===== flow/design.v =====
module baud_gen #(
    parameter DIV_WIDTH = 20
)(
    input  wire                 clk,
    input  wire                 rst_n,
    input  wire [DIV_WIDTH-1:0] divisor,
    output reg                  tick_16x
);
    reg [DIV_WIDTH-1:0] counter;
    always @(posedge clk or negedge rst_n) begin
        if (!rst_n) begin
            counter  <= 0;
            tick_16x <= 0;
        end else begin
            if (divisor <= 1) begin
                tick_16x <= 1'b0;
                counter  <= 0;
            end
            else if (counter == divisor - 1) begin
                tick_16x <= 1'b1;
                counter  <= 0;
            end 
            else begin
                tick_16x <= 1'b0;
                counter  <= counter + 1;
            end
        end
    end
endmodule
module sync_fifo #(
    parameter DATA_WIDTH = 8,
    parameter DEPTH      = 16
)(
    input  wire                  clk,
    input  wire                  rst_n,
    input  wire                  wr_en,
    input  wire [DATA_WIDTH-1:0] din,
    input  wire                  rd_en,
    output wire [DATA_WIDTH-1:0] dout,  
    output wire                  full,
    output wire                  empty
);
    localparam PTR_WIDTH = $clog2(DEPTH);
    reg [DATA_WIDTH-1:0] mem [0:DEPTH-1];
    reg [PTR_WIDTH:0]    count;
    reg [PTR_WIDTH-1:0]  wr_ptr, rd_ptr;
    assign dout  = mem[rd_ptr];
    assign full  = (count == DEPTH);
    assign empty = (count == 0);
    always @(posedge clk or negedge rst_n) begin
        if (!rst_n) begin
            count  <= 0;
            wr_ptr <= 0;
            rd_ptr <= 0;
        end else begin
            case ({wr_en && !full, rd_en && !empty})
                2'b10: begin  
                    mem[wr_ptr] <= din;
                    wr_ptr      <= (wr_ptr == DEPTH-1) ? 0 : wr_ptr + 1;
                    count       <= count + 1;
                end
                2'b01: begin  
                    rd_ptr      <= (rd_ptr == DEPTH-1) ? 0 : rd_ptr + 1;
                    count       <= count - 1;
                end
                2'b11: begin  
                    mem[wr_ptr] <= din;
                    wr_ptr      <= (wr_ptr == DEPTH-1) ? 0 : wr_ptr + 1;
                    rd_ptr      <= (rd_ptr == DEPTH-1) ? 0 : rd_ptr + 1;
                end
                default: ; 
            endcase
        end
    end
endmodule
module uart_tx (
    input  wire       clk,
    input  wire       rst_n,
    input  wire       tx_start,     
    input  wire [7:0] din,          
    input  wire       s_tick,
    output reg        tx_busy,     
    output reg        tx
);
    localparam [1:0] IDLE=0, START=1, DATA=2, STOP=3;
    reg [1:0] state, next_state;
    reg [3:0] s_count;
    reg [2:0] n_count;
    reg [7:0] tx_reg;
    always @(posedge clk or negedge rst_n) begin
        if (!rst_n) begin
            state   <= IDLE;
            s_count <= 0;
            n_count <= 0;
            tx_reg  <= 0;
            tx      <= 1'b1;
        end else begin
            state <= next_state;
            case (state)
                IDLE: begin
                    tx <= 1'b1;
                    if (tx_start) begin
                        tx_reg  <= din;
                        s_count <= 0;
                    end
                end
                START: begin
                    tx <= 1'b0;
                    n_count <= 0; 
                    if (s_tick) s_count <= (s_count == 15) ? 0 : s_count + 1;
                end
                DATA: begin
                    tx <= tx_reg[0];  
                    if (s_tick) begin
                        if (s_count == 15) begin
                            s_count <= 0;
                            tx_reg  <= tx_reg >> 1;
                            if (n_count < 7) n_count <= n_count + 1;
                        end else s_count <= s_count + 1;
                    end
                end
                STOP: begin
                    tx <= 1'b1;
                    if (s_tick) begin
                        if (s_count == 15) s_count <= 0;
                        else s_count <= s_count + 1;
                    end
                end
            endcase
        end
    end
    always @(*) begin
        next_state = state;
        tx_busy    = 1'b1; 
        case (state)
            IDLE: begin
                tx_busy = 1'b0; 
                if (tx_start) next_state = START;
            end
            START: if (s_tick && s_count == 15) next_state = DATA;
            DATA:  if (s_tick && s_count == 15 && n_count == 7) next_state = STOP;
            STOP:  if (s_tick && s_count == 15) next_state = IDLE;
        endcase
    end
endmodule
module uart_rx (
    input  wire       clk,
    input  wire       rst_n,
    input  wire       rx,          
    input  wire       s_tick,
    output reg  [7:0] dout,
    output reg        rx_done_tick
);
    localparam [1:0] IDLE=0, START=1, DATA=2, STOP=3;
    reg [1:0] state, next_state;
    reg [3:0] s_count;
    reg [2:0] n_count;
    reg [7:0] rx_reg;
    always @(posedge clk or negedge rst_n) begin
        if (!rst_n) begin
            state   <= IDLE;
            s_count <= 0;
            n_count <= 0;
            rx_reg  <= 0;
            dout    <= 0;
            rx_done_tick <= 0;
        end else begin
            state <= next_state;
            rx_done_tick <= 1'b0;
            case (state)
                IDLE: if (~rx) s_count <= 0;
                START: begin
                    n_count <= 0;  
                    if (s_tick) s_count <= (s_count == 7) ? 0 : s_count + 1;
                end
                DATA: if (s_tick) begin
                    if (s_count == 15) begin
                        s_count <= 0;
                        rx_reg <= {rx, rx_reg[7:1]};
                        if (n_count < 7) n_count <= n_count + 1;
                    end else s_count <= s_count + 1;
                end
                STOP: if (s_tick) begin
                    if (s_count == 15) begin
                         rx_done_tick <= 1'b1;
                         dout <= rx_reg;
                         s_count <= 0;
                    end else s_count <= s_count + 1;
                end
            endcase
        end
    end
    always @(*) begin
        next_state = state;
        case (state)
            IDLE:  if (~rx) next_state = START;
            START: if (s_tick && s_count == 7) next_state = (~rx) ? DATA : IDLE;
            DATA:  if (s_tick && s_count == 15 && n_count == 7) next_state = STOP;
            STOP:  if (s_tick && s_count == 15) next_state = IDLE;
        endcase
    end
endmodule
    module apb_uart (
    input  wire        pclk,
    input  wire        presetn,
    input  wire [31:0] paddr,
    input  wire        psel,
    input  wire        penable,
    input  wire        pwrite,
    input  wire [31:0] pwdata,
    output reg  [31:0] prdata,
    output wire        pready,
    output wire        pslverr,
    output wire        tx_o,
    input  wire        rx_i
);
    initial begin
        if (16 < 2) $error("FIFO DEPTH must be >= 2");
    end
    wire rst_n = presetn; 
    assign pready  = 1'b1;   
    assign pslverr = 1'b0;
    reg rx_sync1, rx_sync2;
    always @(posedge pclk or negedge rst_n) begin
        if (!rst_n) begin
            rx_sync1 <= 1'b1;
            rx_sync2 <= 1'b1;
        end else begin
            rx_sync1 <= rx_i;
            rx_sync2 <= rx_sync1; 
        end
    end
    reg  [19:0] baud_divisor;
    wire        s_tick;
    wire [7:0]  tx_fifo_out, rx_fifo_out, rx_data_raw;
    wire        tx_full, tx_empty, rx_full, rx_empty;
    wire        rx_done_tick;
    wire        uart_tx_busy;
    reg         tx_fifo_rd_en;
    reg         uart_tx_start;
    reg  [7:0]  uart_tx_data_latched;
    wire wr_en = psel & penable & pwrite;
    wire rd_en = psel & penable & ~pwrite;
    wire [3:0] addr = paddr[3:0];
    localparam [1:0] S_TX_IDLE = 0, S_TX_POP = 1, S_TX_START = 2;
    reg [1:0] tx_fsm_state;
    always @(posedge pclk or negedge rst_n) begin
        if (!rst_n) begin
            tx_fsm_state   <= S_TX_IDLE;
            tx_fifo_rd_en  <= 0;
            uart_tx_start  <= 0;
            uart_tx_data_latched <= 0;
        end else begin
            tx_fifo_rd_en <= 0;
            uart_tx_start <= 0;
            case (tx_fsm_state)
                S_TX_IDLE: begin
                    if (!tx_empty && !uart_tx_busy && !uart_tx_start) begin  
                        tx_fifo_rd_en <= 1; 
                        uart_tx_data_latched <= tx_fifo_out;
                        tx_fsm_state <= S_TX_START;
                    end
                end
                S_TX_START: begin
                    uart_tx_start <= 1; 
                    tx_fsm_state  <= S_TX_IDLE;
                end
                default: tx_fsm_state <= S_TX_IDLE;
            endcase
        end
    end
    always @(posedge pclk or negedge rst_n) begin
        if (!rst_n) baud_divisor <= 20'd325;
        else if (wr_en && addr == 4'h08) baud_divisor <= pwdata[19:0];
    end
    always @(*) begin
        prdata = 32'b0;
        case (addr)
            4'h00: prdata = {24'b0, rx_fifo_out}; 
            4'h04: prdata = {30'b0, rx_empty, tx_full};
            4'h08: prdata = {12'b0, baud_divisor};
            default: prdata = 32'b0;
        endcase
    end
    baud_gen #(.DIV_WIDTH(20)) u_baud (
        .clk(pclk), .rst_n(rst_n),
        .divisor(baud_divisor), .tick_16x(s_tick)
    );
    sync_fifo #(.DATA_WIDTH(8), .DEPTH(16)) u_tx_fifo (
        .clk(pclk), .rst_n(rst_n),
        .wr_en(wr_en && (addr == 4'h00)),
        .din(pwdata[7:0]),
        .rd_en(tx_fifo_rd_en), 
        .dout(tx_fifo_out), 
        .full(tx_full), .empty(tx_empty)
    );
    uart_tx u_tx (
        .clk(pclk), .rst_n(rst_n),
        .tx_start(uart_tx_start),
        .din(uart_tx_data_latched),
        .s_tick(s_tick),
        .tx_busy(uart_tx_busy),
        .tx(tx_o)
    );
    sync_fifo #(.DATA_WIDTH(8), .DEPTH(16)) u_rx_fifo (
        .clk(pclk), .rst_n(rst_n),
        .wr_en(rx_done_tick),
        .din(rx_data_raw),
        .rd_en(rd_en && (addr == 4'h00)),
        .dout(rx_fifo_out),
        .full(rx_full), .empty(rx_empty)
    );
    uart_rx u_rx (
        .clk(pclk), .rst_n(rst_n),
        .rx(rx_sync2), 
        .s_tick(s_tick),
        .dout(rx_data_raw),
        .rx_done_tick(rx_done_tick)
    );
endmodule

===== flow/run.sh =====
#!/bin/bash
# the make line also repeats each setting of config.mk as NAME=value (left out here)
make -C /OpenROAD-flow-scripts/flow DESIGN_CONFIG=/design/flow/config.mk WORK_HOME=/design/flow/orfs CLKGATE_MAP_FILE= finish

===== flow/config.mk =====
export PLATFORM = sky130hd
export DESIGN_NAME = apb_uart
export DESIGN_NICKNAME = apb_uart
export VERILOG_FILES = /design/flow/design.v
export SDC_FILE = /design/flow/constraint.sdc
export NUM_CORES = 4
export LEC_CHECK = 0
export ABC_AREA = 0
export CAP_MARGIN = 40
export CORE_MARGIN = 2
export CORE_UTILIZATION = 72
export CTS_CLUSTER_DIAMETER = 364
export CTS_CLUSTER_SIZE = 15
export GPL_ROUTABILITY_DRIVEN = 0
export PLACE_DENSITY_LB_ADDON = 0.01
export SETUP_SLACK_MARGIN = 0.96
export SLEW_MARGIN = 20

===== flow/constraint.sdc =====
create_clock -name core_clock -period 3.38 [get_ports {pclk}]
set_input_delay 0.6760 -clock core_clock [delete_from_list [all_inputs] [get_ports {pclk}]]
set_output_delay 0.6760 -clock core_clock [all_outputs]
set_load 0.01 [all_outputs]

==> results.tsv, run 1 <==
stage	metric	value	unit
floorplan	floorplan.io_pins	105	
worst_setup_path	r2r_start	baud_divisor[1]$_DFFE_PN0P_	
timing	setup_violations	8	
logic_synthesis	synthTopCellsByArea	sky130_fd_sc_hd__edfxtp_1 (45%), sky130_fd_sc_hd__dfrtp_1 (17%), sky130_fd_sc_hd__mux2_2 (3.0%), sky130_fd_sc_hd__ha_1 (2.7%), sky130_fd_sc_hd__nand2_1 (2.7%)	
clock_network	worstSkewPairLatency	590	ps
worst_setup_path	setup.worst_path.start	u_rx_fifo.rd_ptr[0]$_DFFE_PN0P_	
worst_setup_path	crit_chain	inv_4, ha_4, nor3_1, and2_4, buf_4, a21oi_1, o21ai_1, a211oi_2, buf_4, o21ai_1, buf_2	
worst_setup_path	critical_path.max_stage_delay	530	ps
floorplan	die_w	158	microns
flow_run	count_of_tool_warnings	86	
power_and_ir_drop	power.group.top	registers	
clock_network	clkSlewWorstSetupHoldPaths	70	ps
worst_setup_path	timing.critical_path.max_delay_family	simple AND/OR/NAND/NOR gates	
clock_network	htree_num_levels	1	
worst_setup_path	timing.critical_path.to_type	output pin	
power_and_ir_drop	p_seq_share	46.2	%
timing	fmax	254	MHz
layout	final_core_utilization	93.0	%
routing	detail_route.wl_per_cell	30.8	microns
worst_setup_path	worst_path_max_delay_cell	sky130_fd_sc_hd__dfrtp_2	
routing	dr_total_vias	14100	
min_path	worstHoldPathType	flip-flop to flip-flop	
logic_synthesis	postSynthRegisterBits	384	
timing	grt_setup_unrepaired	true	
logic_synthesis	synth-edff-count	256	
logic_synthesis	ys_async_sr_fraction	33.3	%
logic_synthesis	post-synth-top-area-cell	sky130_fd_sc_hd__edfxtp_1	
power_and_ir_drop	power_report.internal_total	8.26	mW
logic_synthesis	synth_cells	1340	
power_and_ir_drop	power_density	562	nW/um^2
power_and_ir_drop	p_leak	8.44	nW
power_and_ir_drop	vdd_ir_drop_max	462	uV
logic_synthesis	yosys_cell_count	1340	
routing	wl	57900	microns
worst_setup_path	setup.worst_path.end	prdata[2]	
timing	worst_slew_margin_rel	31.7	%
timing	final-max-slew-violation-count	0	
grt	initial_antenna_violation_count	1	
logic_synthesis	synth.yosys.warnings	6	
worst_setup_path	path_depth	11	
logic_synthesis	primary_flip_flop_cell_chosen_by_synthesis_mapping	sky130_fd_sc_hd__edfxtp_1	
clock_network	numClockSinks	384	
routing	drt_drc_violations_left	0	
logic_synthesis	synthXorXnorAreaFrac	2.61	%
clock_network	cts_inserted_buffers	29	
power_and_ir_drop	power.switching	3.97	mW
power_and_ir_drop	p_clk_share	27.1	%
timing	finalWorstPathRequiredPeriod	3930	ps
logic_synthesis	synth.cellmix.adderShare	2.93	%
power_and_ir_drop	seq-power	5.64	mW
routing	viasPerCell	7.51	
timing	postLayoutSetupSlackWorst	-552	ps
timing	timing.final.crit_share	116	%
worst_setup_path	worstPathBufferInverterCount	4	
grt	first_global_vias	12900	
min_path	min_delay_worst_endpoint	rx_sync2$_DFF_PN1_	
place	buffer_ports.inserted	50	
min_path	min_from	rx_sync1$_DFF_PN1_	
grt	maximum_number_of_pins_on_one_net_before_global_route_repair	40	
worst_setup_path	crit_path_start_kind	flip-flop	
floorplan	site_rows	56	
grt	grt_first_pass_wirelength	73100	microns
logic_synthesis	synth-compound-area-share	11.9	%
power_and_ir_drop	switching_share	32.5	%
power_and_ir_drop	comb_cell_power	3.27	mW
run_status	outcome	failed layout checks	
worst_setup_path	arrival	3260	ps
flow_run	cap_viol_max_count	0	
timing	report.final.hold_viol_count	0	
floorplan	floorplan.core_util	73.3	%
run_status	check.faults	negative setup slack	
clock_network	ctsLongestPathBuffers	3	
worst_setup_path	crit-reg2reg-capture	u_baud.counter[7]$_DFF_PN0_	
worst_setup_path	worst-path-max-fanout	6	
floorplan	dieHeight	158	microns
layout	finalNetCount	1646	
logic_synthesis	most_frequent_cells_after_synthesis	sky130_fd_sc_hd__edfxtp_1 (256), sky130_fd_sc_hd__nand2_1 (123), sky130_fd_sc_hd__dfrtp_1 (118)	
routing	detail-route-antenna-nets	0	
floorplan	core_area	23400	sq um
logic_synthesis	simple_gate_share	11.1	%
logic_synthesis	syn-mean-instance-area	12.8	sq um
grt	gr-usage-all-layers	39.0	%
logic_synthesis	topCombFamilyByArea	AND-OR/OR-AND gates	
timing	worst_case_clock_skew	25.1	ps
power_and_ir_drop	power.combinational.fraction	26.7	%
power_and_ir_drop	power.total	12.2	mW
layout	syn_to_final_growth	26.9	%
routing	drt_iter0_drc	2598	
worst_setup_path	critical_path_class	flip-flop to output pin	
logic_synthesis	synth_cell_type_count	77	
floorplan	die_area	25100	sq um
clock_network	cts_tree	built	
grt	grt-ovfl-total	0	
timing	tightestPinTransition	1020	ps
clock_network	clock_tree_root_driver_cell	sky130_fd_sc_hd__clkbuf_16	
logic_synthesis	synth-area-yosys	17100	sq um
worst_setup_path	cell_count_of_the_worst_reg_to_reg_path	9	
power_and_ir_drop	clockNetworkPower	3.32	mW
logic_synthesis	synth.yosys.seq_area_share	63.6	%
worst_setup_path	regToRegSetupSlack	30	ps
logic_synthesis	mux_area_share	4.36	%
place	detailed_place_hpwl	27500	microns
logic_synthesis	synthDominantCellAreaShare	44.8	%
logic_synthesis	leading_cell_type_by_number_of_instances_after_synthesis	sky130_fd_sc_hd__edfxtp_1	
routing	drt_pre_antenna_iters	10	
worst_setup_path	worstPathRequired	2700	ps
logic_synthesis	syn-cell-area	17100	sq um
min_path	hold-path-cell-count	0	
final cells by class:
type	instances	area, sq um
flip-flops and latches	384	10900
diodes	1	2.50
clock inverters	2	28.8
clock buffers	50	805
inverters	38	155
fillers	695	1640
well taps	319	399
repair buffers	240	2560
multi-input cells	844	6890
through the flow:
| stage | instance area [sq um] | hold WS [ps] | worst slack, ps | setup TNS [ps] | instances |
|---|---|---|---|---|---|
| after detailed placement | 18900 | 348 | -73.8 | -79.5 | 1714 |
| after floorplan | 17700 | 345 | 667 | 0 | 1352 |
| after global routing | 21800 | 370 | -664 | -3390 | 1877 |
| final | 21800 | 369 | -552 | -3120 | 1878 |
| after CTS | 20900 | 358 | -90.8 | -457 | 1835 |
| after global placement | 18900 | 346 | -74.7 | -74.7 | 1713 |
repair_timing:
action                                  in CTS  in global routing
endpoints found under the setup margin     310                311
setup buffers                               63                 40
cloned                                       5                  1
gates resized                              182                137
pin swaps                                   66                 73
hold buffers                                 1                  0
hold endpoints to repair                    19                  0
routing by layer:
layer | share of wire, % | global-route usage [%]
met5 | 0 | 0
met4 | 8.2 | 19.6
met3 | 12 | 6.34
met2 | 48 | 66.9
met1 | 32 | 48.4
==> run 2: changes to the inputs <==
Settings changed: ABC_AREA 0 to 1, CAP_MARGIN 40 to 0, CTS_CLUSTER_SIZE 15 to 16, GPL_ROUTABILITY_DRIVEN 0 to default, SETUP_SLACK_MARGIN 0.96 to 0.49.
Clock period 3.38 ns to 2.91 ns, I/O delays scaled along.
==> results.tsv, run 2 <==
stage	metric	value	unit	change
timing	tightestPinTransition	847	ps	was 1020 ps
logic_synthesis	synth.yosys.seq_area_share	63.2	%	was 63.6%
routing	insertedDiodeCount	0		was 1
worst_setup_path	worst-path-max-fanout	5		was 6
power_and_ir_drop	switching_share	31.7	%	was 32.5%
floorplan	die_area	25200	sq um	was 25100 sq um
clock_network	numClockSinks	384		unchanged
flow_run	cap_viol_max_count	0		unchanged
run_status	outcome	failed layout checks		unchanged
logic_synthesis	topCombFamilyByArea	simple AND/OR/NAND/NOR gates		was AND-OR/OR-AND gates
timing	postLayoutSetupSlackWorst	-457	ps	was -552 ps
grt	grt-ovfl-total	0		unchanged
layout	flop_area	10900	sq um	about the same
logic_synthesis	mux_area_share	0	%	was 4.36%
floorplan	site_rows	56		unchanged
timing	totalNegativeSetupSlack	-3000	ps	was -3120 ps
worst_setup_path	path_depth	13		was 11
logic_synthesis	post-synth-top-area-cell	sky130_fd_sc_hd__edfxtp_1		unchanged
logic_synthesis	ys_async_sr_fraction	33.3	%	unchanged
routing	viasPerCell	6.57		was 7.51
power_and_ir_drop	clockNetworkPower	3.66	mW	was 3.32 mW
logic_synthesis	synth-area-yosys	17300	sq um	was 17100 sq um
clock_network	worstSkewPairLatency	580	ps	was 590 ps
floorplan	die_w	159	microns	was 158 microns
clock_network	cts_inserted_buffers	27		was 29
logic_synthesis	syn-cell-area	17300	sq um	was 17100 sq um
worst_setup_path	setup.worst_path.start	u_rx_fifo.rd_ptr[1]$_DFFE_PN0P_		was u_rx_fifo.rd_ptr[0]$_DFFE_PN0P_
worst_setup_path	regToRegSetupSlack	90	ps	was 30 ps
logic_synthesis	most_frequent_cells_after_synthesis	sky130_fd_sc_hd__nand2_1 (448), sky130_fd_sc_hd__edfxtp_1 (256), sky130_fd_sc_hd__nor2_1 (188)		was sky130_fd_sc_hd__edfxtp_1 (256), sky130_fd_sc_hd__nand2_1 (123), sky130_fd_sc_hd__dfrtp_1 (118)
logic_synthesis	leading_cell_type_by_number_of_instances_after_synthesis	sky130_fd_sc_hd__nand2_1		was sky130_fd_sc_hd__edfxtp_1
worst_setup_path	cell_count_of_the_worst_reg_to_reg_path	18		was 9
timing	final-max-slew-violation-count	0		unchanged
clock_network	clkSlewWorstSetupHoldPaths	90	ps	was 70 ps
worst_setup_path	crit_path_start_kind	flip-flop		unchanged
timing	setup_violations	8		unchanged
layout	fin_cells	2233		was 1878
worst_setup_path	crit-reg2reg-capture	u_rx_fifo.count[4]$_DFFE_PN0P_		was u_baud.counter[7]$_DFF_PN0_
clock_network	htree_num_levels	1		unchanged
timing	fmax	297	MHz	
worst_setup_path	setup.worst_path.end	prdata[1]		was prdata[2]
logic_synthesis	yosys_cell_count	1689		was 1340
power_and_ir_drop	seq-power	6.31	mW	was 5.64 mW
clock_network	cts_tree	built		unchanged
power_and_ir_drop	vdd_ir_drop_max	695	uV	was 462 uV
worst_setup_path	critical_path_class	flip-flop to output pin		unchanged
logic_synthesis	syn-mean-instance-area	10.2	sq um	was 12.8 sq um
logic_synthesis	primary_flip_flop_cell_chosen_by_synthesis_mapping	sky130_fd_sc_hd__edfxtp_1		unchanged
grt	first_global_vias	13500		was 12900
routing	detail-route-antenna-nets	0		unchanged
logic_synthesis	synth-compound-area-share	5.88	%	was 11.9%
timing	timing.final.crit_share	116	%	about the same
floorplan	floorplan.core_util	73.5	%	was 73.3%
logic_synthesis	synth.yosys.warnings	6		unchanged
layout	finalNetCount	2002		was 1646
layout	layout.filler_cells	944		was 695
worst_setup_path	worstPathBufferInverterCount	5		was 4
worst_setup_path	r2r_start	u_rx_fifo.count[0]$_DFFE_PN0P_		was baud_divisor[1]$_DFFE_PN0P_
floorplan	dieHeight	159	microns	was 158 microns
worst_setup_path	crit_chain	buf_12, ha_4, inv_4, nor2_4, buf_6, a22oi_2, nand3_2, nor4_4, buf_4, nand2_1, nand2_1, nand2_1, buf_2		was inv_4, ha_4, nor3_1, and2_4, buf_4, a21oi_1, o21ai_1, a211oi_2, buf_4, o21ai_1, buf_2
clock_network	clock_tree_root_driver_cell	sky130_fd_sc_hd__clkbuf_16		unchanged
layout	final-comb-area	6440	sq um	was 6890 sq um
min_path	worstHoldPathType	input port to asynchronous set/reset pin		was flip-flop to flip-flop
routing	drt_drc_violations_left	0		unchanged
grt	grt_first_pass_wirelength	72400	microns	was 73100 microns
routing	wl	53700	microns	was 57900 microns
clock_network	ctsLongestPathBuffers	3		unchanged
routing	dr_total_vias	14700		was 14100
power_and_ir_drop	p_clk_share	27.8	%	was 27.1%
place	final_gp_congestion	0.939		
worst_setup_path	timing.critical_path.to_type	output pin		unchanged
routing	drt_pre_antenna_iters	9		was 10
power_and_ir_drop	power_report.internal_total	8.98	mW	was 8.26 mW
logic_synthesis	synth_cells	1689		was 1340
logic_synthesis	synth_cell_type_count	51		was 77
logic_synthesis	postSynthRegisterBits	384		unchanged
power_and_ir_drop	comb_cell_power	3.18	mW	was 3.27 mW
power_and_ir_drop	p_seq_share	48.0	%	was 46.2%
place	post-place-cells	2130		was 1714
floorplan	core_area	23500	sq um	was 23400 sq um
timing	finalWorstPathRequiredPeriod	3370	ps	
clock_network	holdBufCountCts	0		was 1
logic_synthesis	simple_gate_share	21.4	%	was 11.1%
timing	report.final.hold_viol_count	0		unchanged
place	detailed_place_hpwl	28500	microns	was 27500 microns
logic_synthesis	synthTopCellsByArea	sky130_fd_sc_hd__edfxtp_1 (45%), sky130_fd_sc_hd__dfrtp_1 (17%), sky130_fd_sc_hd__nand2_1 (9.7%), sky130_fd_sc_hd__nor2_1 (4.1%), sky130_fd_sc_hd__inv_1 (3.7%)		was sky130_fd_sc_hd__edfxtp_1 (45%), sky130_fd_sc_hd__dfrtp_1 (17%), sky130_fd_sc_hd__mux2_2 (3.0%), sky130_fd_sc_hd__ha_1 (2.7%), sky130_fd_sc_hd__nand2_1 (2.7%)
flow_run	count_of_tool_warnings	88		was 86
run_status	check.faults	negative setup slack		unchanged
worst_setup_path	timing.critical_path.max_delay_family	simple AND/OR/NAND/NOR gates		unchanged
grt	initial_antenna_violation_count	1		unchanged
power_and_ir_drop	power.switching	4.18	mW	was 3.97 mW
worst_setup_path	arrival	2780	ps	was 3260 ps
worst_setup_path	worst_path_max_delay_cell	sky130_fd_sc_hd__dfrtp_2		unchanged
routing	drt_iter0_drc	2574		was 2598
timing	worst_case_clock_skew	30.0	ps	was 25.1 ps
power_and_ir_drop	power.combinational.fraction	24.2	%	was 26.7%
layout	syn_to_final_growth	22.2	%	was 26.9%
timing	grt_setup_unrepaired	true		unchanged
floorplan	floorplan.io_pins	105		unchanged
routing	detail_route.wl_per_cell	24.0	microns	was 30.8 microns
worst_setup_path	path_common_cell	sky130_fd_sc_hd__nand2_1		
grt	maximum_number_of_pins_on_one_net_before_global_route_repair	129		was 40
power_and_ir_drop	power.group.top	registers		unchanged
place	buffer_ports.inserted	50		unchanged
worst_setup_path	critical_path.max_stage_delay	460	ps	was 530 ps
timing	worst_slew_margin_rel	43.3	%	was 31.7%
power_and_ir_drop	p_leak	8.92	nW	was 8.44 nW
power_and_ir_drop	power_density	624	nW/um^2	was 562 nW/um^2
logic_synthesis	synthXorXnorAreaFrac	1.78	%	was 2.61%
grt	gr-usage-all-layers	36.7	%	was 39.0%
logic_synthesis	synth-edff-count	256		unchanged
logic_synthesis	synth.cellmix.adderShare	2.92	%	was 2.93%
worst_setup_path	worstPathRequired	2330	ps	was 2700 ps
logic_synthesis	synthDominantCellAreaShare	44.6	%	was 44.8%
-- run 2: cell type report --
cell class / count / area share, %
Timing Repair Buffer: 194 / 8.93
Sequential cell: 384 / 51.8
Clock buffer: 49 / 3.60
Inverter: 169 / 3.18
Tap cell: 319 / 1.89
Clock inverter: 1 / 0.0950
Multi-Input combinational cell: 1117 / 30.5
-- run 2: per-layer routing --
metal / vias up / global-route usage (%) / wire length (microns)
li1: 6118 / - / -
met1: 6877 / 49.9 / 17600
met2: 1337 / 60.8 / 25700
met3: 334 / 6.22 / 6890
met4: 2 / 13.1 / 3490
met5: - / 0 / 13
-- run 2: what timing repair did --
item,4_1_cts,5_1_grt
setup buffers,31,22
resized,191,149
endpoints found under the setup margin,300,305
pin swaps,49,54
-- run 2: through the flow --
stage / hold slack [ps] / utilization [%] / cell area (sq um) / setup slack (ps) / total power, mW
floorplan: 286 / - / 17400 / 321 / 7.68
global placement: 347 / 80.2 / 18800 / -203 / 8.47
detailed placement: 356 / 80.2 / 18800 / -299 / 8.58
CTS: 132 / 86.7 / 20300 / -234 / 12.4
global route: 137 / 89.8 / 21100 / -508 / 13.5
finish: 50.5 / 89.8 / 21100 / -457 / 13.2
==> run 3: changes to the inputs <==
Settings changed: CAP_MARGIN 0 to 35, CELL_PAD_IN_SITES_GLOBAL_PLACEMENT from default to 2, CORE_ASPECT_RATIO from default to 1.89, CORE_MARGIN 2 to 10, CORE_UTILIZATION 72 to 65, CTS_CLUSTER_DIAMETER 364 to 22, CTS_CLUSTER_SIZE 16 to default, GPL_ROUTABILITY_DRIVEN from default to 1, MIN_ROUTING_LAYER from default to met2, PLACE_DENSITY_LB_ADDON 0.01 to 0.07, SETUP_SLACK_MARGIN 0.49 to -0.09.
Clock period 2.91 ns to 3.0 ns, I/O delays scaled along.
==> results.tsv, run 3 <==
stage	metric	value	unit	change
run_status	outcome	stopped before the end		was failed layout checks
run_status	last-stage-reached	global placement without I/O		
run_status	run.stop_error	[ERROR FLW-0024] Place density exceeds 1.0 (current PLACE_DENSITY_LB_ADDON =  0.07). Please check if the value of  PLACE_DENSITY_LB_ADDON is between 0 and 0.99.		
floorplan	floorplan.core_util	65.4	%	was 73.5%
floorplan	core_area	26400	sq um	was 23500 sq um
logic_synthesis	synth_cells	1689		unchanged
floorplan	die_area	33800	sq um	was 25200 sq um
logic_synthesis	mux_area_share	0	%	unchanged
logic_synthesis	postSynthRegisterBits	384		unchanged
floorplan	die_w	138	microns	was 159 microns
logic_synthesis	synthTopCellsByArea	sky130_fd_sc_hd__edfxtp_1 (45%), sky130_fd_sc_hd__dfrtp_1 (17%), sky130_fd_sc_hd__nand2_1 (9.7%), sky130_fd_sc_hd__nor2_1 (4.1%), sky130_fd_sc_hd__inv_1 (3.7%)		unchanged
logic_synthesis	yosys_cell_count	1689		unchanged
logic_synthesis	synth.yosys.warnings	6		unchanged
logic_synthesis	synth.yosys.seq_area_share	63.2	%	unchanged
logic_synthesis	simple_gate_share	21.4	%	unchanged
logic_synthesis	synth-area-yosys	17300	sq um	unchanged
logic_synthesis	leading_cell_type_by_number_of_instances_after_synthesis	sky130_fd_sc_hd__nand2_1		unchanged
logic_synthesis	ys_async_sr_fraction	33.3	%	unchanged
floorplan	site_rows	82		was 56
logic_synthesis	syn-cell-area	17300	sq um	unchanged
logic_synthesis	synthDominantCellAreaShare	44.6	%	unchanged
logic_synthesis	primary_flip_flop_cell_chosen_by_synthesis_mapping	sky130_fd_sc_hd__edfxtp_1		unchanged
logic_synthesis	synth_cell_type_count	51		unchanged
logic_synthesis	synth.cellmix.adderShare	2.92	%	unchanged
logic_synthesis	post-synth-top-area-cell	sky130_fd_sc_hd__edfxtp_1		unchanged
logic_synthesis	syn-mean-instance-area	10.2	sq um	unchanged
floorplan	dieHeight	244	microns	was 159 microns
logic_synthesis	synth-edff-count	256		unchanged
logic_synthesis	most_frequent_cells_after_synthesis	sky130_fd_sc_hd__nand2_1 (448), sky130_fd_sc_hd__edfxtp_1 (256), sky130_fd_sc_hd__nor2_1 (188)		unchanged
logic_synthesis	synthXorXnorAreaFrac	1.78	%	unchanged
logic_synthesis	synth-compound-area-share	5.88	%	unchanged
logic_synthesis	topCombFamilyByArea	simple AND/OR/NAND/NOR gates		unchanged
==> run 4: changes to the inputs <==
Settings changed: CAP_MARGIN 35 to 40, CELL_PAD_IN_SITES_DETAIL_PLACEMENT from default to 2, CORE_MARGIN 10 to 7, CORE_UTILIZATION 65 to 31, PLACE_DENSITY_LB_ADDON 0.07 to 0.02, SETUP_SLACK_MARGIN -0.09 to 0.56, SLEW_MARGIN 20 to 0, TNS_END_PERCENT from default to 50.
==> results.tsv, run 4 <==
stage	metric	value	unit	change
power_and_ir_drop	clockNetworkPower	11.5	mW	
logic_synthesis	synth-area-yosys	17300	sq um	unchanged
layout	finalNetCount	2130		
timing	final-max-slew-violation-count	0		
clock_network	cts_inserted_buffers	105		
worst_setup_path	worst-path-max-fanout	4		
layout	final_core_utilization	46.2	%	
logic_synthesis	synthXorXnorAreaFrac	1.78	%	unchanged
worst_setup_path	setup.worst_path.end	prdata[6]		
logic_synthesis	synthTopCellsByArea	sky130_fd_sc_hd__edfxtp_1 (45%), sky130_fd_sc_hd__dfrtp_1 (17%), sky130_fd_sc_hd__nand2_1 (9.7%), sky130_fd_sc_hd__nor2_1 (4.1%), sky130_fd_sc_hd__inv_1 (3.7%)		unchanged
run_status	check.faults	negative setup slack		
routing	dr_total_vias	18600		
routing	drt_drc_violations_left	0		
logic_synthesis	synth.yosys.warnings	6		unchanged
clock_network	ctsLongestPathBuffers	3		
grt	maximum_number_of_pins_on_one_net_before_global_route_repair	129		
logic_synthesis	leading_cell_type_by_number_of_instances_after_synthesis	sky130_fd_sc_hd__nand2_1		unchanged
logic_synthesis	most_frequent_cells_after_synthesis	sky130_fd_sc_hd__nand2_1 (448), sky130_fd_sc_hd__edfxtp_1 (256), sky130_fd_sc_hd__nor2_1 (188)		unchanged
logic_synthesis	syn-mean-instance-area	10.2	sq um	unchanged
power_and_ir_drop	switching_share	28.4	%	
floorplan	core_area	54900	sq um	was 26400 sq um
routing	drt_pre_antenna_iters	5		
flow_run	cap_viol_max_count	0		
clock_network	clkSlewWorstSetupHoldPaths	40	ps	
logic_synthesis	synth-compound-area-share	5.88	%	unchanged
layout	syn_to_final_growth	47.2	%	
worst_setup_path	timing.critical_path.max_delay_family	simple AND/OR/NAND/NOR gates		
worst_setup_path	setup.worst_path.start	u_rx_fifo.rd_ptr[0]$_DFFE_PN0P_		
timing	postLayoutSetupSlackWorst	-363	ps	
place	preCtsSetupSlack	-523	ps	
floorplan	floorplan.core_util	31.4	%	was 65.4%
grt	grt_first_pass_wirelength	94600	microns	
power_and_ir_drop	power.switching	5.90	mW	
worst_setup_path	cell_count_of_the_worst_reg_to_reg_path	12		
routing	wl	64800	microns	
floorplan	floorplan.io_pins	105		
worst_setup_path	worstPathRequired	2400	ps	
clock_network	htree_num_levels	3		
worst_setup_path	path_depth	14		
timing	tightestPinTransition	910	ps	
power_and_ir_drop	power_density	817	nW/um^2	
timing	final.hold.worst_slack	34.9	ps	
logic_synthesis	yosys_cell_count	1689		unchanged
timing	fmax	297	MHz	
worst_setup_path	crit-reg2reg-capture	u_tx_fifo.mem[7][1]$_DFFE_PP_		
worst_setup_path	worstPathBufferInverterCount	6		
logic_synthesis	synth-edff-count	256		unchanged
logic_synthesis	topCombFamilyByArea	simple AND/OR/NAND/NOR gates		unchanged
layout	fin_cells	2834		
routing	detail-route-antenna-nets	0		
place	final_gp_congestion	0.863		
power_and_ir_drop	p_seq_share	29.6	%	
logic_synthesis	primary_flip_flop_cell_chosen_by_synthesis_mapping	sky130_fd_sc_hd__edfxtp_1		unchanged
power_and_ir_drop	p_leak	10.6	nW	
worst_setup_path	crit_path_start_kind	flip-flop		
power_and_ir_drop	p_clk_share	55.2	%	
logic_synthesis	postSynthRegisterBits	384		unchanged
worst_setup_path	path_common_cell	sky130_fd_sc_hd__buf_6		
floorplan	die_w	186	microns	was 138 microns
routing	detail_route.wl_per_cell	22.9	microns	
logic_synthesis	synthDominantCellAreaShare	44.6	%	unchanged
grt	grt-ovfl-total	0		
timing	worst_case_clock_skew	38.5	ps	
place	post-place-cells	2570		
power_and_ir_drop	comb_cell_power	3.14	mW	
clock_network	cts_tree	built		
timing	timing.final.crit_share	112	%	
layout	layout.filler_cells	5570		
routing	drt_iter0_drc	2181		
logic_synthesis	mux_area_share	0	%	unchanged
run_status	outcome	failed layout checks		was stopped before the end
floorplan	dieHeight	338	microns	was 244 microns
timing	finalWorstPathRequiredPeriod	3360	ps	
worst_setup_path	critical_path_class	flip-flop to output pin		
logic_synthesis	synth_cell_type_count	51		unchanged
routing	viasPerCell	6.56		
place	place_area	19700	sq um	
floorplan	die_area	62800	sq um	was 33800 sq um
place	buffer_ports.inserted	50		
timing	worst_slew_margin_rel	39.1	%	
worst_setup_path	regToRegSetupSlack	420	ps	
power_and_ir_drop	power_report.internal_total	14.9	mW	
logic_synthesis	post-synth-top-area-cell	sky130_fd_sc_hd__edfxtp_1		unchanged
worst_setup_path	arrival	2760	ps	
logic_synthesis	ys_async_sr_fraction	33.3	%	unchanged
power_and_ir_drop	power.combinational.fraction	15.1	%	
power_and_ir_drop	power.group.top	the clock network		
logic_synthesis	simple_gate_share	21.4	%	unchanged
layout	layout.cell_area.non_filler	25400	sq um	
grt	initial_antenna_violation_count	0		
min_path	worstHoldPathType	input port to asynchronous set/reset pin		
timing	grt_setup_unrepaired	true		
flow_run	count_of_tool_warnings	89		
clock_network	clock_tree_root_driver_cell	sky130_fd_sc_hd__clkbuf_16		
grt	gr-usage-all-layers	29.8	%	
worst_setup_path	critical_path.max_stage_delay	460	ps	
floorplan	site_rows	118		was 82
logic_synthesis	synth_cells	1689		unchanged
power_and_ir_drop	vdd_ir_drop_max	517	uV	
logic_synthesis	synth.cellmix.adderShare	2.92	%	unchanged
power_and_ir_drop	seq-power	6.15	mW	
clock_network	numClockSinks	384		
grt	first_global_vias	22100		
clock_network	worstSkewPairLatency	670	ps	
worst_setup_path	worst_path_max_delay_cell	sky130_fd_sc_hd__dfrtp_2		
worst_setup_path	r2r_start	u_tx_fifo.count[0]$_DFFE_PN0P_		
logic_synthesis	synth.yosys.seq_area_share	63.2	%	unchanged
logic_synthesis	syn-cell-area	17300	sq um	unchanged
worst_setup_path	timing.critical_path.to_type	output pin		
timing	setup_violations	8		
worst_setup_path	crit_chain	buf_6, ha_4, inv_4, buf_6, nor3_4, buf_6, buf_6, nand2_2, nand4_1, nor2_1, nand4_1, o211ai_1, nand2_1, buf_2		
place	detailed_place_hpwl	43600	microns	
timing	report.final.hold_viol_count	0		
-- run 4: what timing repair did --
item                                    4_1_cts  5_1_grt
cloned                                        1        4
buffers inserted                             22       36
hold buffers                                  0        0
resized                                     230      234
endpoints found under the setup margin      296      306
pin swaps                                    41      103
-- run 4: final cells by class --
class,count,area [sq um],share of cell area (%)
sequential,384,10900,43.0
multi-input combinational,1118,6760,26.6
clock buffer,127,2830,11.1
timing repair buffer,243,2460,9.67
tap,720,901,3.55
clock inverter,71,847,3.34
inverter,169,689,2.71
antenna,2,5.00,0.0197
-- run 4: per-layer routing --
layer | global-route usage [%] | part of all wire [%] | vias to the layer above
met5 | 4.98 | 0.31 | -
li1 | - | - | 6393
met2 | 40.6 | 60 | 5296
met3 | 33.7 | 34 | 317
met4 | 6.53 | 5.8 | 6
met1 | - | 0 | 6570
-- run 4: metrics by stage --
step | total power [mW] | TNS (ps)
floorplan | 7.44 | 0
finish | 20.8 | -2550
detailed placement | 8.68 | -53860
CTS | 20.6 | -2600
global placement | 8.58 | -46860
global route | 21.5 | -3480
==> run 5: changes to the inputs <==
Settings changed: ABC_AREA 1 to 0, CELL_PAD_IN_SITES_DETAIL_PLACEMENT 2 to default, CELL_PAD_IN_SITES_GLOBAL_PLACEMENT 2 to default, CORE_ASPECT_RATIO 1.89 to 1.08, CORE_MARGIN 7 to 2, CORE_UTILIZATION 31 to 72, CTS_CLUSTER_DIAMETER 22 to 364, CTS_CLUSTER_SIZE from default to 15, GPL_ROUTABILITY_DRIVEN 1 to 0, MIN_ROUTING_LAYER met2 to default, PLACE_DENSITY_LB_ADDON 0.02 to 0.01, SETUP_SLACK_MARGIN 0.56 to -0.25, SLEW_MARGIN 0 to 20, TNS_END_PERCENT 50 to default.
Clock period 3.0 ns to 2.76 ns, I/O delays scaled along.
==> results.tsv, run 5 <==
stage	metric	value	unit	change
run_status	outcome	failed layout checks		unchanged
run_status	check.faults	negative setup slack		unchanged
logic_synthesis	syn-cell-area	17100	sq um	was 17300 sq um
flow_run	cap_viol_max_count	0		unchanged
timing	report.final.hold_viol_count	0		unchanged
worst_setup_path	setup.worst_path.end	prdata[4]		was prdata[6]
logic_synthesis	primary_flip_flop_cell_chosen_by_synthesis_mapping	sky130_fd_sc_hd__edfxtp_1		unchanged
worst_setup_path	crit_chain	buf_6, ha_4, buf_8, a222oi_1, mux2i_1, a221oi_2, a21oi_2, a21o_1, buf_6		was buf_6, ha_4, inv_4, buf_6, nor3_4, buf_6, buf_6, nand2_2, nand4_1, nor2_1, nand4_1, o211ai_1, nand2_1, buf_2
timing	setup_violations	178		was 8
power_and_ir_drop	power.total	13.9	mW	was 20.8 mW
power_and_ir_drop	p_clk_share	28.3	%	was 55.2%
floorplan	core_area	23400	sq um	was 54900 sq um
layout	finalNetCount	1644		was 2130
place	post-place-cells	1775		was 2570
clock_network	cts_tree	built		unchanged
worst_setup_path	worstPathRequired	2210	ps	was 2400 ps
clock_network	clock_tree_root_driver_cell	sky130_fd_sc_hd__clkbuf_16		unchanged
logic_synthesis	synthDominantCellAreaShare	44.8	%	was 44.6%
floorplan	dieHeight	164	microns	was 338 microns
worst_setup_path	r2r_start	u_rx_fifo.count[1]$_DFFE_PN0P_		was u_tx_fifo.count[0]$_DFFE_PN0P_
logic_synthesis	simple_gate_share	11.1	%	was 21.4%
worst_setup_path	cell_count_of_the_worst_reg_to_reg_path	10		was 12
worst_setup_path	critical_path.max_stage_delay	500	ps	was 460 ps
worst_setup_path	timing.critical_path.to_type	output pin		unchanged
place	buffer_ports.inserted	50		unchanged
layout	fin_cells	1858		was 2834
clock_network	numClockSinks	384		unchanged
floorplan	die_w	152	microns	was 186 microns
timing	totalNegativeSetupSlack	-15080	ps	was -2550 ps
clock_network	ctsLongestPathBuffers	3		unchanged
logic_synthesis	topCombFamilyByArea	AND-OR/OR-AND gates		was simple AND/OR/NAND/NOR gates
power_and_ir_drop	clockNetworkPower	3.94	mW	was 11.5 mW
logic_synthesis	synth-compound-area-share	11.9	%	was 5.88%
logic_synthesis	synth_cell_type_count	77		was 51
logic_synthesis	leading_cell_type_by_number_of_instances_after_synthesis	sky130_fd_sc_hd__edfxtp_1		was sky130_fd_sc_hd__nand2_1
power_and_ir_drop	p_seq_share	48.5	%	was 29.6%
logic_synthesis	synth-area-yosys	17100	sq um	was 17300 sq um
worst_setup_path	setup.worst_path.start	u_rx_fifo.rd_ptr[0]$_DFFE_PN0P_		unchanged
clock_network	clkSlewWorstSetupHoldPaths	70	ps	was 40 ps
logic_synthesis	synth.yosys.warnings	6		unchanged
worst_setup_path	worstPathBufferInverterCount	3		was 6
routing	dr_total_vias	12400		was 18600
grt	grt-ovfl-total	0		unchanged
floorplan	floorplan.io_pins	105		unchanged
logic_synthesis	synthTopCellsByArea	sky130_fd_sc_hd__edfxtp_1 (45%), sky130_fd_sc_hd__dfrtp_1 (17%), sky130_fd_sc_hd__mux2_2 (3.0%), sky130_fd_sc_hd__ha_1 (2.7%), sky130_fd_sc_hd__nand2_1 (2.7%)		was sky130_fd_sc_hd__edfxtp_1 (45%), sky130_fd_sc_hd__dfrtp_1 (17%), sky130_fd_sc_hd__nand2_1 (9.7%), sky130_fd_sc_hd__nor2_1 (4.1%), sky130_fd_sc_hd__inv_1 (3.7%)
power_and_ir_drop	power.group.top	registers		was the clock network
timing	tightestPinTransition	791	ps	was 910 ps
power_and_ir_drop	comb_cell_power	3.23	mW	was 3.14 mW
power_and_ir_drop	seq-power	6.75	mW	was 6.15 mW
logic_synthesis	postSynthRegisterBits	384		unchanged
worst_setup_path	crit_path_start_kind	flip-flop		unchanged
layout	syn_to_final_growth	18.5	%	was 47.2%
power_and_ir_drop	power_report.internal_total	9.85	mW	was 14.9 mW
timing	fmax	282	MHz	
logic_synthesis	synth.yosys.seq_area_share	63.6	%	was 63.2%
logic_synthesis	ys_async_sr_fraction	33.3	%	unchanged
grt	first_global_vias	12100		was 22100
worst_setup_path	path_common_cell	sky130_fd_sc_hd__buf_6		unchanged
power_and_ir_drop	p_leak	8.12	nW	was 10.6 nW
timing	final.hold.worst_slack	357	ps	was 34.9 ps
min_path	worstHoldPathType	input port to asynchronous set/reset pin		unchanged
timing	postLayoutSetupSlackWorst	-782	ps	was -363 ps
place	preCtsSetupSlack	-559	ps	was -523 ps
logic_synthesis	synthXorXnorAreaFrac	2.61	%	was 1.78%
logic_synthesis	syn-mean-instance-area	12.8	sq um	was 10.2 sq um
timing	final-max-slew-violation-count	0		unchanged
routing	insertedDiodeCount	0		was 2
power_and_ir_drop	switching_share	29.2	%	was 28.4%
logic_synthesis	mux_area_share	4.36	%	was 0%
worst_setup_path	critical_path_class	flip-flop to output pin		unchanged
logic_synthesis	yosys_cell_count	1340		was 1689
worst_setup_path	timing.critical_path.max_delay_family	AND-OR/OR-AND gates		was simple AND/OR/NAND/NOR gates
routing	viasPerCell	6.66		was 6.56
clock_network	cts_inserted_buffers	29		was 105
routing	detail_route.wl_per_cell	23.5	microns	was 22.9 microns
logic_synthesis	synth_cells	1340		was 1689
timing	finalWorstPathRequiredPeriod	3540	ps	
grt	initial_antenna_violation_count	0		unchanged
clock_network	htree_num_levels	1		was 3
timing	worst_case_clock_skew	19.1	ps	was 38.5 ps
flow_run	count_of_tool_warnings	86		was 89
floorplan	site_rows	58		was 118
routing	wl	43700	microns	was 64800 microns
routing	drt_iter0_drc	1582		was 2181
worst_setup_path	worst-path-max-fanout	5		was 4
worst_setup_path	path_depth	9		was 14
logic_synthesis	synth-edff-count	256		unchanged
floorplan	die_area	25100	sq um	was 62800 sq um
grt	grt_first_pass_wirelength	65800	microns	was 94600 microns
logic_synthesis	most_frequent_cells_after_synthesis	sky130_fd_sc_hd__edfxtp_1 (256), sky130_fd_sc_hd__nand2_1 (123), sky130_fd_sc_hd__dfrtp_1 (118)		was sky130_fd_sc_hd__nand2_1 (448), sky130_fd_sc_hd__edfxtp_1 (256), sky130_fd_sc_hd__nor2_1 (188)
clock_network	worstSkewPairLatency	580	ps	was 670 ps
grt	gr-usage-all-layers	33.9	%	was 29.8%
grt	maximum_number_of_pins_on_one_net_before_global_route_repair	49		was 129
floorplan	floorplan.core_util	73.4	%	was 31.4%
worst_setup_path	crit-reg2reg-capture	u_rx_fifo.mem[2][2]$_DFFE_PP_		was u_tx_fifo.mem[7][1]$_DFFE_PP_
logic_synthesis	synth.cellmix.adderShare	2.93	%	was 2.92%
worst_setup_path	arrival	2990	ps	was 2760 ps
power_and_ir_drop	power.combinational.fraction	23.2	%	was 15.1%
power_and_ir_drop	power.switching	4.07	mW	was 5.90 mW
timing	worst_slew_margin_rel	46.8	%	was 39.1%
logic_synthesis	post-synth-top-area-cell	sky130_fd_sc_hd__edfxtp_1		unchanged
worst_setup_path	regToRegSetupSlack	-350	ps	was 420 ps
worst_setup_path	worst_path_max_delay_cell	sky130_fd_sc_hd__a222oi_1		was sky130_fd_sc_hd__dfrtp_2
timing	timing.final.crit_share	128	%	was 112%
routing	drt_pre_antenna_iters	7		was 5
place	detailed_place_hpwl	27800	microns	was 43600 microns
timing	grt_setup_unrepaired	true		unchanged
power_and_ir_drop	vdd_ir_drop_max	539	uV	was 517 uV
routing	drt_drc_violations_left	0		unchanged
routing	detail-route-antenna-nets	0		unchanged
power_and_ir_drop	power_density	685	nW/um^2	was 817 nW/um^2
-- run 5: what timing repair did --
action                                  in CTS  in global routing
buffers inserted                            19                  9
hold buffers                                 1                  0
resized                                     81                 38
hold endpoints to repair                     5                  0
endpoints found under the setup margin       8                185
pin swaps                                   25                 22
-- run 5: stage by stage --
step                      area, sq um  utilization, %
after floorplan                 17200               -
after global placement          19000            81.2
after detailed placement        19000            81.2
after CTS                       20100            85.9
after global routing            20300            86.9
final                           20300            86.9
-- run 5: routing by layer --
| metal | track usage [%] | part of all wire [%] | vias to the layer above |
|---|---|---|---|
| met2 | 59.1 | 50 | 688 |
| met1 | 42.9 | 36 | 6109 |
| met3 | 4.51 | 7.7 | 161 |
| li1 | - | - | 5418 |
| met5 | 0 | 0 | - |
| met4 | 16.0 | 5.6 | 0 |
-- run 5: area by class of cell --
class	instances	area [sq um]
fillers	1094	3060
clock inverters	2	28.8
inverters	38	145
repair buffers	238	2100
clock buffers	52	812
well taps	300	375
multi-input cells	844	5940
flip-flops and latches	384	10900
==> run 6: changes to the inputs <==
Settings changed: ABC_AREA 0 to default, CAP_MARGIN 40 to 15, CELL_PAD_IN_SITES_DETAIL_PLACEMENT from default to 1, CELL_PAD_IN_SITES_GLOBAL_PLACEMENT from default to 1, CORE_ASPECT_RATIO 1.08 to 1.47, CORE_UTILIZATION 72 to 63, CTS_CLUSTER_DIAMETER 364 to default, CTS_CLUSTER_SIZE 15 to default, GPL_ROUTABILITY_DRIVEN 0 to 1, GPL_TIMING_DRIVEN from default to 0, MIN_ROUTING_LAYER from default to met2, PLACE_DENSITY_LB_ADDON 0.01 to 0.09, SETUP_SLACK_MARGIN -0.25 to 1.22, TNS_END_PERCENT from default to 85.
Clock period 2.76 ns to 4.29 ns, I/O delays scaled along.
==> results.tsv, run 6 <==
stage	metric	value	unit	change
run_status	outcome	stopped before the end		was failed layout checks
run_status	last-stage-reached	global routing		
run_status	run.stop_error	[ERROR GRT-0232] Routing congestion too high. Check the congestion heatmap in the GUI.		
logic_synthesis	synth_cells	1340		unchanged
place	buffer_ports.inserted	50		unchanged
logic_synthesis	synth.cellmix.adderShare	2.93	%	unchanged
logic_synthesis	synthDominantCellAreaShare	44.8	%	unchanged
floorplan	dieHeight	204	microns	was 164 microns
clock_network	ctsLongestPathBuffers	3		unchanged
logic_synthesis	synthTopCellsByArea	sky130_fd_sc_hd__edfxtp_1 (45%), sky130_fd_sc_hd__dfrtp_1 (17%), sky130_fd_sc_hd__mux2_2 (3.0%), sky130_fd_sc_hd__ha_1 (2.7%), sky130_fd_sc_hd__nand2_1 (2.7%)		unchanged
floorplan	die_area	28600	sq um	was 25100 sq um
logic_synthesis	synthXorXnorAreaFrac	2.61	%	unchanged
floorplan	site_rows	73		was 58
floorplan	floorplan.io_pins	105		unchanged
logic_synthesis	synth-area-yosys	17100	sq um	unchanged
floorplan	floorplan.core_util	63.6	%	was 73.4%
logic_synthesis	simple_gate_share	11.1	%	unchanged
logic_synthesis	syn-mean-instance-area	12.8	sq um	unchanged
clock_network	numClockSinks	384		unchanged
place	detailed_place_hpwl	35600	microns	was 27800 microns
logic_synthesis	synth_cell_type_count	77		unchanged
logic_synthesis	ys_async_sr_fraction	33.3	%	unchanged
logic_synthesis	synth.yosys.warnings	6		unchanged
logic_synthesis	topCombFamilyByArea	AND-OR/OR-AND gates		unchanged
logic_synthesis	postSynthRegisterBits	384		unchanged
logic_synthesis	leading_cell_type_by_number_of_instances_after_synthesis	sky130_fd_sc_hd__edfxtp_1		unchanged
logic_synthesis	yosys_cell_count	1340		unchanged
logic_synthesis	primary_flip_flop_cell_chosen_by_synthesis_mapping	sky130_fd_sc_hd__edfxtp_1		unchanged
logic_synthesis	synth.yosys.seq_area_share	63.6	%	unchanged
floorplan	die_w	140	microns	was 152 microns
logic_synthesis	synth-edff-count	256		unchanged
logic_synthesis	synth-compound-area-share	11.9	%	unchanged
clock_network	htree_num_levels	2		was 1
place	final_gp_congestion	0.964		
logic_synthesis	post-synth-top-area-cell	sky130_fd_sc_hd__edfxtp_1		unchanged
logic_synthesis	most_frequent_cells_after_synthesis	sky130_fd_sc_hd__edfxtp_1 (256), sky130_fd_sc_hd__nand2_1 (123), sky130_fd_sc_hd__dfrtp_1 (118)		unchanged
grt	grt-ovfl-total	188		
clock_network	clock_tree_root_driver_cell	sky130_fd_sc_hd__clkbuf_16		unchanged
place	preCtsSetupSlack	-606	ps	was -559 ps
floorplan	core_area	26900	sq um	was 23400 sq um
grt	gr-usage-all-layers	91.7	%	
clock_network	cts_inserted_buffers	38		was 29
place	place_area	18300	sq um	was 19000 sq um
logic_synthesis	mux_area_share	4.36	%	unchanged
logic_synthesis	syn-cell-area	17100	sq um	unchanged
-- run 6: through the flow --
stage	std cells	setup TNS (ps)
2_1_floorplan	1352	0
3_3_place_gp	1739	-1308090
3_5_place_dp	1745	-59070
4_1_cts	1855	0
-- run 6: what timing repair did --
action | in CTS
pin swaps | 44
hold buffers | 0
gates resized | 222
endpoints found under the setup margin | 332
setup buffers | 38
gates cloned | 2
-- run 6: layer usage --
metal,global-route usage [%],GRT overflow
met2,95.3,54
met5,70.9,14
met4,84.8,51
met3,94.2,69
met1,-,-
==> run 7: changes to the inputs <==
Settings changed: CAP_MARGIN 15 to 20, CELL_PAD_IN_SITES_DETAIL_PLACEMENT 1 to default, CELL_PAD_IN_SITES_GLOBAL_PLACEMENT 1 to default, CORE_ASPECT_RATIO 1.47 to default, CORE_UTILIZATION 63 to 68, GPL_ROUTABILITY_DRIVEN 1 to default, GPL_TIMING_DRIVEN 0 to default, MIN_ROUTING_LAYER met2 to default, PLACE_DENSITY_LB_ADDON 0.09 to default, SETUP_SLACK_MARGIN 1.22 to default, TNS_END_PERCENT 85 to default.
Clock period 4.29 ns to 4.04 ns, I/O delays scaled along.
==> results.tsv, run 7 <==
stage	metric	value	unit	change
logic_synthesis	synthXorXnorAreaFrac	2.61	%	unchanged
worst_setup_path	worstPathBufferInverterCount	2		
worst_setup_path	cell_count_of_the_worst_reg_to_reg_path	9		
timing	postLayoutSetupSlackWorst	105	ps	
power_and_ir_drop	clockNetworkPower	3.47	mW	
worst_setup_path	regToRegSetupSlack	740	ps	
routing	drt_drc_violations_left	0		
worst_setup_path	path_depth	9		
timing	finalWorstPathRequiredPeriod	3940	ps	
worst_setup_path	setup.worst_path.start	u_rx_fifo.rd_ptr[0]$_DFFE_PN0P_		
power_and_ir_drop	power_report.internal_total	7.18	mW	
worst_setup_path	timing.critical_path.max_delay_family	AND-OR/OR-AND gates		
logic_synthesis	syn-cell-area	17100	sq um	unchanged
timing	report.final.hold_viol_count	0		
logic_synthesis	synthTopCellsByArea	sky130_fd_sc_hd__edfxtp_1 (45%), sky130_fd_sc_hd__dfrtp_1 (17%), sky130_fd_sc_hd__mux2_2 (3.0%), sky130_fd_sc_hd__ha_1 (2.7%), sky130_fd_sc_hd__nand2_1 (2.7%)		unchanged
timing	tightestPinTransition	1160	ps	
logic_synthesis	syn-mean-instance-area	12.8	sq um	unchanged
worst_setup_path	worstPathRequired	3230	ps	
place	preCtsSetupSlack	-29.2	ps	was -606 ps
logic_synthesis	yosys_cell_count	1340		unchanged
clock_network	numClockSinks	384		unchanged
grt	initial_antenna_violation_count	1		
clock_network	clkSlewWorstSetupHoldPaths	60	ps	
worst_setup_path	path_common_cell	sky130_fd_sc_hd__a21oi_1		
clock_network	worstSkewPairLatency	540	ps	
floorplan	site_rows	58		was 73
clock_network	holdBufCountCts	0		unchanged
worst_setup_path	setup.worst_path.end	prdata[7]		
worst_setup_path	timing.critical_path.to_type	output pin		
grt	maximum_number_of_pins_on_one_net_before_global_route_repair	52		
logic_synthesis	synth_cell_type_count	77		unchanged
timing	fmax	254	MHz	
power_and_ir_drop	vdd_ir_drop_max	381	uV	
routing	drt_pre_antenna_iters	6		
power_and_ir_drop	p_seq_share	46.6	%	
layout	layout.filler_cells	1557		
clock_network	cts_inserted_buffers	40		was 38
routing	dr_total_vias	11500		
grt	first_global_vias	11400		
clock_network	cts_tree	built		
layout	syn_to_final_growth	13.9	%	
timing	worst_case_clock_skew	20.3	ps	
run_status	outcome	no timing/DRC/antenna violations		was stopped before the end
power_and_ir_drop	power.group.top	registers		
logic_synthesis	topCombFamilyByArea	AND-OR/OR-AND gates		unchanged
power_and_ir_drop	power_density	513	nW/um^2	
flow_run	count_of_tool_warnings	87		
worst_setup_path	crit-reg2reg-capture	u_rx_fifo.mem[6][3]$_DFFE_PP_		
place	detailed_place_hpwl	25800	microns	was 35600 microns
place	final_gp_congestion	0.877		was 0.964
worst_setup_path	worst-path-max-fanout	9		
floorplan	core_area	25000	sq um	was 26900 sq um
timing	setup_violations	0		
power_and_ir_drop	comb_cell_power	1.88	mW	
routing	detail-route-antenna-nets	0		
logic_synthesis	simple_gate_share	11.1	%	unchanged
floorplan	die_area	26500	sq um	was 28600 sq um
grt	grt_first_pass_wirelength	62100	microns	
logic_synthesis	postSynthRegisterBits	384		unchanged
routing	wl	40100	microns	
logic_synthesis	primary_flip_flop_cell_chosen_by_synthesis_mapping	sky130_fd_sc_hd__edfxtp_1		unchanged
grt	grt-ovfl-total	0		
power_and_ir_drop	p_clk_share	34.7	%	
layout	finalNetCount	1537		
place	buffer_ports.inserted	50		unchanged
routing	drt_iter0_drc	1310		
logic_synthesis	ys_async_sr_fraction	33.3	%	unchanged
timing	final-max-slew-violation-count	0		
power_and_ir_drop	power.switching	2.83	mW	
worst_setup_path	r2r_start	u_rx_fifo.count[0]$_DFFE_PN0P_		
worst_setup_path	crit_path_start_kind	flip-flop		
floorplan	floorplan.io_pins	105		unchanged
worst_setup_path	critical_path.max_stage_delay	510	ps	
logic_synthesis	synthDominantCellAreaShare	44.8	%	unchanged
timing	worst_slew_margin_rel	22.1	%	
power_and_ir_drop	power.total	10.0	mW	
logic_synthesis	synth.cellmix.adderShare	2.93	%	unchanged
power_and_ir_drop	power.combinational.fraction	18.8	%	
routing	detail_route.wl_per_cell	22.5	microns	
logic_synthesis	synth.yosys.seq_area_share	63.6	%	unchanged
floorplan	die_w	163	microns	was 140 microns
floorplan	dieHeight	163	microns	was 204 microns
timing	grt_setup_unrepaired	true		
routing	viasPerCell	6.46		
floorplan	floorplan.core_util	68.7	%	was 63.6%
clock_network	cts_setup_buffers	0		was 38
grt	gr-usage-all-layers	30.8	%	
clock_network	ctsLongestPathBuffers	3		unchanged
logic_synthesis	synth-area-yosys	17100	sq um	unchanged
logic_synthesis	leading_cell_type_by_number_of_instances_after_synthesis	sky130_fd_sc_hd__edfxtp_1		unchanged
clock_network	htree_num_levels	2		unchanged
min_path	worstHoldPathType	input port to asynchronous set/reset pin		
power_and_ir_drop	p_leak	7.70	nW	
timing	timing.final.crit_share	97.4	%	
logic_synthesis	synth-edff-count	256		unchanged
routing	insertedDiodeCount	0		
power_and_ir_drop	switching_share	28.3	%	
worst_setup_path	worst_path_max_delay_cell	sky130_fd_sc_hd__clkdlybuf4s50_1		
worst_setup_path	crit_chain	ha_2, buf_4, a222oi_1, a21oi_1, a211oi_2, a21oi_1, o221ai_2, nand2_1, clkdlybuf4s50_1		
logic_synthesis	post-synth-top-area-cell	sky130_fd_sc_hd__edfxtp_1		unchanged
logic_synthesis	synth.yosys.warnings	6		unchanged
flow_run	cap_viol_max_count	0		
worst_setup_path	critical_path_class	flip-flop to output pin		
logic_synthesis	mux_area_share	4.36	%	unchanged
logic_synthesis	synth_cells	1340		unchanged
worst_setup_path	arrival	3130	ps	
power_and_ir_drop	seq-power	4.66	mW	
logic_synthesis	synth-compound-area-share	11.9	%	unchanged
clock_network	clock_tree_root_driver_cell	sky130_fd_sc_hd__clkbuf_16		unchanged
logic_synthesis	most_frequent_cells_after_synthesis	sky130_fd_sc_hd__edfxtp_1 (256), sky130_fd_sc_hd__nand2_1 (123), sky130_fd_sc_hd__dfrtp_1 (118)		unchanged
[run 7: routing by layer]
layer,routed length [microns],global-route usage [%],vias to the layer above
met5,0,0,-
met4,1110,10.2,0
met3,2860,4.38,83
met2,20200,52.0,509
met1,15900,41.8,5736
li1,-,-,5199
[run 7: cell type report]
cell class / count / area (sq um) / area share, %
clock buffers: 56 / 1060 / 5.44
clock inverters: 12 / 153 / 0.782
inverters: 38 / 143 / 0.731
multi-input cells: 844 / 5780 / 29.6
flip-flops and latches: 384 / 10900 / 55.9
well taps: 330 / 413 / 2.12
repair buffers: 120 / 1060 / 5.45
[run 7: stage by stage]
step                std cells  area (sq um)  setup TNS (ps)  util [%]  hold slack (ps)
global route             1784         19500           -39.2      78.2              258
detailed placement       1716         18200           -29.2      72.9              350
CTS                      1784         19500           -74.3      77.9              236
global placement         1716         18200               0      72.9              348
finish                   1784         19500               0      78.2              226
floorplan                1352         17200               0         -              345
[run 7: timing repair]
| item | 4_1_cts | 5_1_grt |
|---|---|---|
| setup endpoints to repair | 8 | 8 |
| pin swaps | 2 | 2 |
| gates resized | 9 | 16 |
==> run 8: changes to the inputs <==
Settings changed: ABC_AREA from default to 1, CORE_UTILIZATION 68 to 70, CTS_CLUSTER_DIAMETER from default to 34, CTS_CLUSTER_SIZE from default to 16, HOLD_SLACK_MARGIN from default to -0.1, SETUP_SLACK_MARGIN from default to 0.69.
Clock period 4.04 ns to 2.75 ns, I/O delays scaled along.
==> results.tsv, run 8 <==
stage	metric	value	unit	change
floorplan	die_w	161	microns	was 163 microns
floorplan	floorplan.io_pins	105		unchanged
logic_synthesis	leading_cell_type_by_number_of_instances_after_synthesis	sky130_fd_sc_hd__nand2_1		was sky130_fd_sc_hd__edfxtp_1
logic_synthesis	synthXorXnorAreaFrac	1.78	%	was 2.61%
clock_network	htree_num_levels	2		unchanged
grt	gr-usage-all-layers	98.8	%	
floorplan	dieHeight	161	microns	was 163 microns
floorplan	core_area	24200	sq um	was 25000 sq um
place	post-place-cells	2152		was 1716
place	detailed_place_hpwl	29200	microns	was 25800 microns
place	buffer_ports.inserted	50		unchanged
logic_synthesis	synth-edff-count	256		unchanged
logic_synthesis	yosys_cell_count	1689		was 1340
run_status	outcome	stopped before the end		was no timing/DRC/antenna violations
clock_network	cts_inserted_buffers	51		was 40
logic_synthesis	synthTopCellsByArea	sky130_fd_sc_hd__edfxtp_1 (45%), sky130_fd_sc_hd__dfrtp_1 (17%), sky130_fd_sc_hd__nand2_1 (9.7%), sky130_fd_sc_hd__nor2_1 (4.1%), sky130_fd_sc_hd__inv_1 (3.7%)		was sky130_fd_sc_hd__edfxtp_1 (45%), sky130_fd_sc_hd__dfrtp_1 (17%), sky130_fd_sc_hd__mux2_2 (3.0%), sky130_fd_sc_hd__ha_1 (2.7%), sky130_fd_sc_hd__nand2_1 (2.7%)
run_status	last-stage-reached	global routing		
floorplan	die_area	25900	sq um	was 26500 sq um
logic_synthesis	synth_cells	1689		was 1340
clock_network	ctsLongestPathBuffers	3		unchanged
logic_synthesis	most_frequent_cells_after_synthesis	sky130_fd_sc_hd__nand2_1 (448), sky130_fd_sc_hd__edfxtp_1 (256), sky130_fd_sc_hd__nor2_1 (188)		was sky130_fd_sc_hd__edfxtp_1 (256), sky130_fd_sc_hd__nand2_1 (123), sky130_fd_sc_hd__dfrtp_1 (118)
logic_synthesis	synthDominantCellAreaShare	44.6	%	was 44.8%
floorplan	site_rows	57		was 58
logic_synthesis	synth_cell_type_count	51		was 77
logic_synthesis	synth.cellmix.adderShare	2.92	%	was 2.93%
run_status	run.stop_error	[ERROR GRT-0232] Routing congestion too high. Check the congestion heatmap in the GUI.		
logic_synthesis	mux_area_share	0	%	was 4.36%
logic_synthesis	simple_gate_share	21.4	%	was 11.1%
logic_synthesis	post-synth-top-area-cell	sky130_fd_sc_hd__edfxtp_1		unchanged
grt	grt-ovfl-total	1515		
logic_synthesis	synth.yosys.warnings	6		unchanged
logic_synthesis	syn-cell-area	17300	sq um	was 17100 sq um
logic_synthesis	primary_flip_flop_cell_chosen_by_synthesis_mapping	sky130_fd_sc_hd__edfxtp_1		unchanged
logic_synthesis	topCombFamilyByArea	simple AND/OR/NAND/NOR gates		was AND-OR/OR-AND gates
clock_network	holdBufCountCts	0		unchanged
logic_synthesis	synth-area-yosys	17300	sq um	was 17100 sq um
logic_synthesis	postSynthRegisterBits	384		unchanged
clock_network	clock_tree_root_driver_cell	sky130_fd_sc_hd__clkbuf_16		unchanged
place	final_gp_congestion	0.930		was 0.877
floorplan	floorplan.core_util	71.1	%	was 68.7%
logic_synthesis	syn-mean-instance-area	10.2	sq um	was 12.8 sq um
place	place_area	19500	sq um	was 18200 sq um
logic_synthesis	synth.yosys.seq_area_share	63.2	%	was 63.6%
logic_synthesis	synth-compound-area-share	5.88	%	was 11.9%
logic_synthesis	ys_async_sr_fraction	33.3	%	unchanged
clock_network	numClockSinks	384		unchanged
==> run 8: through the flow <==
step / setup slack (ps) / util (%)
floorplan: 475 / -
global placement: -215 / 80.3
detailed placement: -265 / 80.3
CTS: -338 / 93.3
==> run 8: timing repair <==
action | 4_1_cts
setup endpoints to repair | 325
setup buffers | 54
gates resized | 366
pin swaps | 84
gates cloned | 2
==> run 8: routing by layer <==
layer	GRT overflow	global-route usage, %
met5	2	54.9
met4	431	111
met3	38	83.0
met2	1025	118
met1	19	91.1
Power figures rest on the tool's default switching activity, not on a simulated workload.
